## seq_mult
module seq_mult(d, done, clk, a, b, go, reset);
  parameter n=32, log2n=5;
  output [2*n-1:0] d;
  output reg done;
	input clk;
	input [n-1:0] a, b;
	input go, reset;
	reg c;
	reg [n-1:0] p, q, m;
	reg [log2n:0]count;
	reg [n:0] sum;
	reg [log2n:0] count_n;
	always @(posedge clk, posedge reset)
		if(reset == 1) begin
			done <= 0;
		end
    else if(reset == 0) begin
			if(go) begin
				c <= 0;
        p <= 0;
				q <= a;
				m <= b;
				done <= 0;
				count <= n;
      end
			else if (!done) begin
				if (q[0] == 0) begin
					sum = 0 + p; 
				end
				else begin
					sum = m + p; 
				end
				{c,p,q} <= {sum,q} >> 1;
				count_n = count - 1;
				count <= count_n;
				if (count_n == 0) begin
					done <= 1;
				end
			end
		end
	assign d = {p,q};
endmodule
Size in the first run: ~100 flip-flops, ~5900 µm² of cells after synthesis.
export LEC_CHECK = 0
export CAP_MARGIN = 20
export CORE_MARGIN = 2
export CORE_UTILIZATION = 66
export CTS_CLUSTER_SIZE = 36
export HOLD_SLACK_MARGIN = 0.29
export SETUP_SLACK_MARGIN = 0.41
export SLEW_MARGIN = 20
create_clock -name core_clock -period 2.83 [get_ports {clk}]
run.sh (not shown) runs the stock make flow with config.mk's settings and CLKGATE_MAP_FILE=.
The first run stopped in 5_1_grt, error GRT-0232.
Rerun with:
--- a/flow/config.mk
+++ b/flow/config.mk
@@ -9,6 +9,4 @@
 export CORE_MARGIN = 2
-export CORE_UTILIZATION = 66
-export CTS_CLUSTER_SIZE = 36
-export HOLD_SLACK_MARGIN = 0.29
-export SETUP_SLACK_MARGIN = 0.41
+export CORE_UTILIZATION = 70
+export CTS_CLUSTER_SIZE = 24
 export SLEW_MARGIN = 20
==> flow/constraint.sdc (replaced) <==
create_clock -name core_clock -period 2.3 [get_ports {clk}]
set_input_delay 0.4600 -clock core_clock [delete_from_list [all_inputs] [get_ports {clk}]]
set_output_delay 0.4600 -clock core_clock [all_outputs]
set_load 0.01 [all_outputs]
Effect: Now the flow ended with an error in 3_5_place_dp. Synthesized cell count stays the same. Area after synthesis is unchanged. Die area falls by 5.5%.
Rerun with:
--- a/flow/config.mk
+++ b/flow/config.mk
@@ -9,4 +9,4 @@
 export CORE_MARGIN = 2
-export CORE_UTILIZATION = 70
-export CTS_CLUSTER_SIZE = 24
+export CORE_UTILIZATION = 40
+export PLACE_DENSITY = 0.6
 export SLEW_MARGIN = 20
==> flow/constraint.sdc (replaced) <==
create_clock -name core_clock -period 2.94 [get_ports {clk}]
set_input_delay 0.5880 -clock core_clock [delete_from_list [all_inputs] [get_ports {clk}]]
set_output_delay 0.5880 -clock core_clock [all_outputs]
set_load 0.01 [all_outputs]
Now the flow finished clean.
Synthesized area stays the same.
Synthesized cell count is unchanged.
Die area came out higher by 71%.
Rerun with:
==> flow/constraint.sdc (replaced) <==
create_clock -name core_clock -period 2.19 [get_ports {clk}]
set_input_delay 0.4380 -clock core_clock [delete_from_list [all_inputs] [get_ports {clk}]]
set_output_delay 0.4380 -clock core_clock [all_outputs]
set_load 0.01 [all_outputs]
Result: The new run reached the layout checks and failed them: setup timing; clock-buffer cell count went down by 2; core utilization went up by 9.3 points; global-route usage went up by 2.0 points; wire length went up by 9.4%; via count went up by 12%; clock power went up by 34%; design area went up by 17%; synthesized area stays the same.

---

seq_mult again, from the RTL that the note above started with.
clock: 3.3 ns
lec_check: 0
cap_margin: 20
core_margin: 2
core_utilization: 40
cts_cluster_diameter: 235
cts_cluster_size: 80
setup_slack_margin: -0.01
slew_margin: 20
tns_end_percent: 20
The baseline completed without violations.
Change:
--- a/flow/config.mk
+++ b/flow/config.mk
@@ -8,0 +9 @@
+export CORE_ASPECT_RATIO = 0.5
@@ -10,4 +11,3 @@
-export CORE_UTILIZATION = 40
-export CTS_CLUSTER_DIAMETER = 235
-export CTS_CLUSTER_SIZE = 80
-export SETUP_SLACK_MARGIN = -0.01
+export CORE_UTILIZATION = 54
+export CTS_CLUSTER_DIAMETER = 377
+export CTS_CLUSTER_SIZE = 99
@@ -15 +15 @@
-export TNS_END_PERCENT = 20
+export TNS_END_PERCENT = 5
Result: The new run ran to the end with no violations. Clock skew increases by 0.0042 ns. Wire length goes down by about 4%. Total power came out higher by 1.1%. Cell area goes down by about 0.5%. Critical path depth does not change. Worst setup slack loses 0.13 ns. Final cell count is lower by about 5.7%. Non-clock buffer count drops by 2. Via count increases by 2.4%. Die size shrinks by 25%. Combinational power is about the same.
Change:
--- a/flow/config.mk
+++ b/flow/config.mk
@@ -9 +9 @@
-export CORE_ASPECT_RATIO = 0.5
+export CORE_ASPECT_RATIO = 1.95
@@ -11 +11 @@
-export CORE_UTILIZATION = 54
+export CORE_UTILIZATION = 40
Result: The new run finished clean; first-iteration DRC count came out lower by 39%; combinational power hardly moves; utilization shrinks by 20 points; wire length rises by 12%; die area came out higher by 33%; maximum frequency shrinks by 0.40%; power is higher by 0.53%; worst setup slack got worse by 0.012 ns; flip-flop count stays the same; via count is about the same.
Change:
--- a/flow/config.mk
+++ b/flow/config.mk
@@ -7,0 +8 @@
+export ABC_AREA = 1
@@ -9 +9,0 @@
-export CORE_ASPECT_RATIO = 1.95
@@ -12,2 +12,4 @@
-export CTS_CLUSTER_DIAMETER = 377
-export CTS_CLUSTER_SIZE = 99
+export CTS_CLUSTER_SIZE = 89
+export GPL_ROUTABILITY_DRIVEN = 0
+export PLACE_DENSITY_LB_ADDON = 0.15
+export SETUP_SLACK_MARGIN = 0.1
@@ -15 +16,0 @@
-export TNS_END_PERCENT = 5
What happened:
- The changed run produced a clean layout
- power went up by a few percent
- synthesized area grows by roughly a tenth
- worst setup slack improves by 0.69 ns
- clock power came out higher by a few percent
- combinational power rises by a little under a tenth
- critical path depth came out higher by 3
No activity file was given, so power comes from the tool's default toggle rates.
